Setup of north:
## mapper
module mapper #(
    parameter DIM4_WIDTH = 8,  
    parameter DIM3_WIDTH = 8, 
    parameter DIM2_WIDTH = 8,  
    parameter DIM1_WIDTH = 8,
    parameter IDX4_WIDTH = 8,  
    parameter IDX3_WIDTH = 8, 
    parameter IDX2_WIDTH = 8,  
    parameter IDX1_WIDTH = 8,
    parameter ROW_MAJOR = 1,   
    parameter ADDR_WIDTH = 32 
)( 
    input  logic                        clk,            
    input  logic                        rst,            
    input  logic [DIM4_WIDTH - 1:0]     dim4, 
    input  logic [DIM3_WIDTH - 1:0]     dim3, 
    input  logic [DIM2_WIDTH - 1:0]     dim2,
    input  logic [DIM1_WIDTH - 1:0]     dim1,
    input  logic [IDX4_WIDTH - 1:0]     idx4,
    input  logic [IDX3_WIDTH - 1:0]     idx3, 
    input  logic [IDX2_WIDTH - 1:0]     idx2,
    input  logic [IDX1_WIDTH - 1:0]     idx1,
    input  logic [ADDR_WIDTH - 1:0]     base_addr,
    output logic [ADDR_WIDTH - 1:0]     addr
);
    logic [ADDR_WIDTH - 1:0] mult1_result, mult2_result, mult3_result;
    logic [ADDR_WIDTH - 1:0] dim3_dim2_dim1, dim2_dim1;
    logic [ADDR_WIDTH - 1:0] addr_temp;
    generate
        if (ROW_MAJOR) begin : row_major_block
            always_ff @(posedge clk or posedge rst) begin
                if (rst) begin
                    dim2_dim1 <= '0;
  ...
Size: ~140 flip-flops, ~130 I/O pins, roughly 0.029 sq mm of cells after synthesis.
==> flow/config.mk <==
export PLATFORM = sky130hd
export DESIGN_NAME = mapper
export DESIGN_NICKNAME = mapper
export VERILOG_FILES = /design/flow/design.v
export SDC_FILE = /design/flow/constraint.sdc
export NUM_CORES = 4
export LEC_CHECK = 0
export ABC_AREA = 1
export CAP_MARGIN = 10
export CORE_MARGIN = 2
export CORE_UTILIZATION = 72
export CTS_CLUSTER_DIAMETER = 221
export CTS_CLUSTER_SIZE = 35
export SETUP_SLACK_MARGIN = -0.68
export SLEW_MARGIN = 20
==> flow/constraint.sdc <==
create_clock -name core_clock -period 6.9 [get_ports {clk}]
set_input_delay 1.3800 -clock core_clock [delete_from_list [all_inputs] [get_ports {clk}]]
set_output_delay 1.3800 -clock core_clock [all_outputs]
set_load 0.01 [all_outputs]
run.sh (not shown) runs the stock make flow with config.mk's settings and CLKGATE_MAP_FILE=.
Nothing crashed in north and all stages finished; the problem is that the final layout failed, the offending checks being negative setup slack.
The following lists how south was set up differently from north:
# north
export LEC_CHECK = 0
export ABC_AREA = 1
export CAP_MARGIN = 10
export CORE_MARGIN = 2
export CORE_UTILIZATION = 72
export CTS_CLUSTER_DIAMETER = 221
export CTS_CLUSTER_SIZE = 35
export SETUP_SLACK_MARGIN = -0.68
export SLEW_MARGIN = 20
create_clock -name core_clock -period 6.9 [get_ports {clk}]
# south
export LEC_CHECK = 0
export ABC_AREA = 1
export CAP_MARGIN = 10
export CORE_MARGIN = 2
export CORE_UTILIZATION = 72
export CTS_CLUSTER_DIAMETER = 221
export CTS_CLUSTER_SIZE = 73
export SETUP_SLACK_MARGIN = 1.33
export SLEW_MARGIN = 20
create_clock -name core_clock -period 9.8 [get_ports {clk}]
### Flow results
In summary, south completed successfully, with a layout that passed the timing, design-rule and antenna checks.
south vs. north: I/O pin count level; clock-buffer cell count has decreased.
Number of placed instances, taps included, south vs north: down by a few percent
Changes observed in south relative to north: global router's overall resource usage shows a reduction of 3.0 points; share of cell area taken by flip-flops and latches now sits higher; actual slew at the worst max-slew pin higher.
Post-route cell area of south falls short of that of north by a few percent.

Starting RTL as in the previous note.
==> flow/config.mk <==
export PLATFORM = sky130hd
export DESIGN_NAME = mapper
export DESIGN_NICKNAME = mapper
export VERILOG_FILES = /design/flow/design.v
export SDC_FILE = /design/flow/constraint.sdc
export NUM_CORES = 4
export LEC_CHECK = 0
export CAP_MARGIN = 5
export CORE_MARGIN = 2
export CORE_UTILIZATION = 72
export CTS_CLUSTER_DIAMETER = 343
export CTS_CLUSTER_SIZE = 35
export HOLD_SLACK_MARGIN = 0.3
export SETUP_SLACK_MARGIN = -0.58
export SLEW_MARGIN = 20
==> flow/constraint.sdc <==
create_clock -name core_clock -period 6.25 [get_ports {clk}]
set_input_delay 1.2500 -clock core_clock [delete_from_list [all_inputs] [get_ports {clk}]]
set_output_delay 1.2500 -clock core_clock [all_outputs]
set_load 0.01 [all_outputs]
The baseline ran to the end with violations: setup timing.
Change:
==> flow/config.mk (replaced) <==
export PLATFORM = sky130hd
export DESIGN_NAME = mapper
export DESIGN_NICKNAME = mapper
export VERILOG_FILES = /design/flow/design.v
export SDC_FILE = /design/flow/constraint.sdc
export NUM_CORES = 4
export LEC_CHECK = 0
export CAP_MARGIN = 20
export CORE_MARGIN = 2
export CORE_UTILIZATION = 65
export SLEW_MARGIN = 20
==> flow/constraint.sdc (replaced) <==
create_clock -name core_clock -period 11.2 [get_ports {clk}]
set_input_delay 2.2400 -clock core_clock [delete_from_list [all_inputs] [get_ports {clk}]]
set_output_delay 2.2400 -clock core_clock [all_outputs]
set_load 0.01 [all_outputs]
This time the run completed with no timing, DRC or antenna violations.
Wire length goes down by about a fifth.
Design area fell by a little under a tenth.
Worst hold slack is better by 0.0046 ns.
Register-to-register slack is better by 4.8 ns.
Change:
--- a/flow/config.mk
+++ b/flow/config.mk
@@ -9,3 +9,5 @@
 export CORE_MARGIN = 2
 export CORE_UTILIZATION = 65
+export CTS_CLUSTER_DIAMETER = 343
+export CTS_CLUSTER_SIZE = 35
 export SLEW_MARGIN = 20
==> flow/constraint.sdc (replaced) <==
create_clock -name core_clock -period 9.23 [get_ports {clk}]
set_input_delay 1.8460 -clock core_clock [delete_from_list [all_inputs] [get_ports {clk}]]
set_output_delay 1.8460 -clock core_clock [all_outputs]
set_load 0.01 [all_outputs]
Effect: The new run produced a clean layout. Routed wire length rose by 0.81%. Synthesized area stays the same. Worst hold slack gets worse by 0.0039 ns. Worst setup slack gets worse by 0.70 ns.
Change:
--- a/flow/config.mk
+++ b/flow/config.mk
@@ -8,6 +8,5 @@
 export CAP_MARGIN = 20
 export CORE_MARGIN = 2
-export CORE_UTILIZATION = 65
-export CTS_CLUSTER_DIAMETER = 343
-export CTS_CLUSTER_SIZE = 35
+export CORE_UTILIZATION = 58
+export SETUP_SLACK_MARGIN = -0.6
 export SLEW_MARGIN = 20
==> flow/constraint.sdc (replaced) <==
create_clock -name core_clock -period 6.09 [get_ports {clk}]
set_input_delay 1.2180 -clock core_clock [delete_from_list [all_inputs] [get_ports {clk}]]
set_output_delay 1.2180 -clock core_clock [all_outputs]
set_load 0.01 [all_outputs]
After rerunning:
- The changed run reached the layout checks and failed them: setup timing
- critical path depth is unchanged
- die size rises by about 12%
- synthesized area does not change
- design area rises by 6.1%
- routed wire length rises by 6.5%
- global-route usage falls by 1.3 points
- clock skew stays flat
- cell count rises by about 6%
Change:
--- a/flow/config.mk
+++ b/flow/config.mk
@@ -8,5 +8,5 @@
 export CAP_MARGIN = 20
 export CORE_MARGIN = 2
-export CORE_UTILIZATION = 58
-export SETUP_SLACK_MARGIN = -0.6
+export CORE_UTILIZATION = 40
+export SETUP_SLACK_MARGIN = 2.61
 export SLEW_MARGIN = 20
==> flow/constraint.sdc (replaced) <==
create_clock -name core_clock -period 11.2 [get_ports {clk}]
set_input_delay 2.2400 -clock core_clock [delete_from_list [all_inputs] [get_ports {clk}]]
set_output_delay 2.2400 -clock core_clock [all_outputs]
set_load 0.01 [all_outputs]
After rerunning: With this change the flow finished clean; wire length shrinks by a few percent; setup slack gains 3.9 ns; via count shrinks by a few percent; cell count grows slightly; first-iteration DRC count shrinks by roughly a tenth; synthesized cell count stays the same.
Change:
--- a/flow/config.mk
+++ b/flow/config.mk
@@ -6,7 +6,6 @@
 export NUM_CORES = 4
 export LEC_CHECK = 0
-export CAP_MARGIN = 20
+export CAP_MARGIN = 0
 export CORE_MARGIN = 2
-export CORE_UTILIZATION = 40
-export SETUP_SLACK_MARGIN = 2.61
+export CORE_UTILIZATION = 72
 export SLEW_MARGIN = 20
==> flow/constraint.sdc (replaced) <==
create_clock -name core_clock -period 6.22 [get_ports {clk}]
set_input_delay 1.2440 -clock core_clock [delete_from_list [all_inputs] [get_ports {clk}]]
set_output_delay 1.2440 -clock core_clock [all_outputs]
set_load 0.01 [all_outputs]
What happened: This time the run finished but failed the layout checks on setup timing. Global-route usage came out higher by 19 points. First-iteration DRC count went up by well over a third. Clock skew stays flat. Wire length is higher by about a fifth.
